==> inputs of run P <==
==> flow/design.v <==
module branch_history_register #(parameter M = 4) (
    input logic clk,
    input logic reset,
    input logic branch_outcome,   
    output logic [M-1:0] bhr_out  
);
    always_ff @(posedge clk or posedge reset) begin
        if (reset) 
            bhr_out <= 0;  
        else 
            bhr_out <= {bhr_out[M-2:0], branch_outcome};  
    end
endmodule
module mnk_bit_predictor #(parameter K = 4,
                        parameter N = 2,
                        parameter M = 4
                        ) (
    input logic clk,
    input logic reset,
    input logic [K-1:0] index,
    input logic [M-1:0] bhr_in,
    input logic branch_outcome,        
    output logic prediction            
);
    logic [N-1:0] pht [((1<<K)*(1<<M))-1:0];  
    logic [K + M -1:0] new_index;
    assign new_index = {bhr_in,index};
    assign prediction = pht[new_index][N-1];
    always_ff @(posedge clk , posedge reset) begin
        if (reset) begin
            for (int i = 0; i < (1<<K)*(1<<M); i++)
                pht[i] <= 0;  
        end
        else begin
            if (branch_outcome) begin
                if (~(&pht[new_index]))
                    pht[new_index] <= pht[new_index] + 1;
            end
            else begin
                if (pht[new_index] > 0)
                    pht[new_index] <= pht[new_index] - 1;
            end
        end
    end
endmodule
module predictor_top #(parameter M = 3, parameter K = 4, parameter N = 3) (
    input logic clk,
    input logic reset,
    input logic [K-1:0] index,
    input logic branch_outcome,  
    output logic prediction,      
    output logic success
);
    logic [M-1:0] bhr_out;      
    branch_history_register #(M) bhr_inst (
        .clk(clk),
        .reset(reset),
        .branch_outcome(branch_outcome),
        .bhr_out(bhr_out)
    );
    mnk_bit_predictor #(K, N, M) pht_inst (
        .clk(clk),
        .reset(reset),
        .index(index),
        .bhr_in (bhr_out),
        .branch_outcome(branch_outcome),
        .prediction(prediction)
    );
    always_comb  begin
        if (prediction == branch_outcome)
        begin success = 1; end
        else begin
        success = 0;
        end
    end 
endmodule
==> flow/run.sh <==
#!/bin/bash
# the make line also repeats each setting of config.mk as NAME=value (left out here)
make -C /OpenROAD-flow-scripts/flow DESIGN_CONFIG=/design/flow/config.mk WORK_HOME=/design/flow/orfs CLKGATE_MAP_FILE= finish
==> flow/config.mk <==
export PLATFORM = sky130hd
export DESIGN_NAME = predictor_top
export DESIGN_NICKNAME = predictor_top
export VERILOG_FILES = /design/flow/design.v
export SDC_FILE = /design/flow/constraint.sdc
export NUM_CORES = 4
export LEC_CHECK = 0
export CAP_MARGIN = 20
export CORE_MARGIN = 2
export CORE_UTILIZATION = 40
export CTS_CLUSTER_DIAMETER = 80
export CTS_CLUSTER_SIZE = 78
export SLEW_MARGIN = 20
export TNS_END_PERCENT = 25
==> flow/constraint.sdc <==
create_clock -name core_clock -period 6.0 [get_ports {clk}]
set_input_delay 1.2000 -clock core_clock [delete_from_list [all_inputs] [get_ports {clk}]]
set_output_delay 1.2000 -clock core_clock [all_outputs]
set_load 0.01 [all_outputs]
==> inputs of run C, as changes to run P <==
==> flow/config.mk (replaced) <==
export PLATFORM = sky130hd
export DESIGN_NAME = predictor_top
export DESIGN_NICKNAME = predictor_top
export VERILOG_FILES = /design/flow/design.v
export SDC_FILE = /design/flow/constraint.sdc
export NUM_CORES = 4
export LEC_CHECK = 0
export ABC_AREA = 1
export CAP_MARGIN = 5
export CORE_MARGIN = 2
export CORE_UTILIZATION = 72
export CTS_CLUSTER_DIAMETER = 105
export GPL_ROUTABILITY_DRIVEN = 0
export MAX_ROUTING_LAYER = met5
export PLACE_DENSITY = 0.66
export SLEW_MARGIN = 20
export TNS_END_PERCENT = 80
==> flow/constraint.sdc (replaced) <==
create_clock -name core_clock -period 3.29 [get_ports {clk}]
set_input_delay 0.6580 -clock core_clock [delete_from_list [all_inputs] [get_ports {clk}]]
set_output_delay 0.6580 -clock core_clock [all_outputs]
set_load 0.01 [all_outputs]
==> inputs of run F, as changes to run P <==
==> flow/config.mk (replaced) <==
export PLATFORM = sky130hd
export DESIGN_NAME = predictor_top
export DESIGN_NICKNAME = predictor_top
export VERILOG_FILES = /design/flow/design.v
export SDC_FILE = /design/flow/constraint.sdc
export NUM_CORES = 4
export LEC_CHECK = 0
export ABC_AREA = 1
export CAP_MARGIN = 20
export CORE_MARGIN = 6
export CORE_UTILIZATION = 24
export GPL_ROUTABILITY_DRIVEN = 1
export MIN_ROUTING_LAYER = met2
export PLACE_DENSITY_LB_ADDON = 0.28
export SLEW_MARGIN = 20
==> flow/constraint.sdc (replaced) <==
create_clock -name core_clock -period 7.0 [get_ports {clk}]
set_input_delay 1.4000 -clock core_clock [delete_from_list [all_inputs] [get_ports {clk}]]
set_output_delay 1.4000 -clock core_clock [all_outputs]
set_load 0.01 [all_outputs]
==> comparison <==
Run P ran to the end with no violations. Run F finished with timing, DRC and antenna clean. Run C aborted during 5_1_grt. Between run P and run F, the lower sequential power is in run F (gap 29%, measured against run F). The lowest die area belongs to run C, the highest to run F. In run F the clock-buffer cell count is higher than in run P, by 43. In run F the clock power is higher than in run P, by about 37%. Against run F, the routed wire length of run P is higher by 29%.
No activity file was given, so power comes from the tool's default toggle rates.
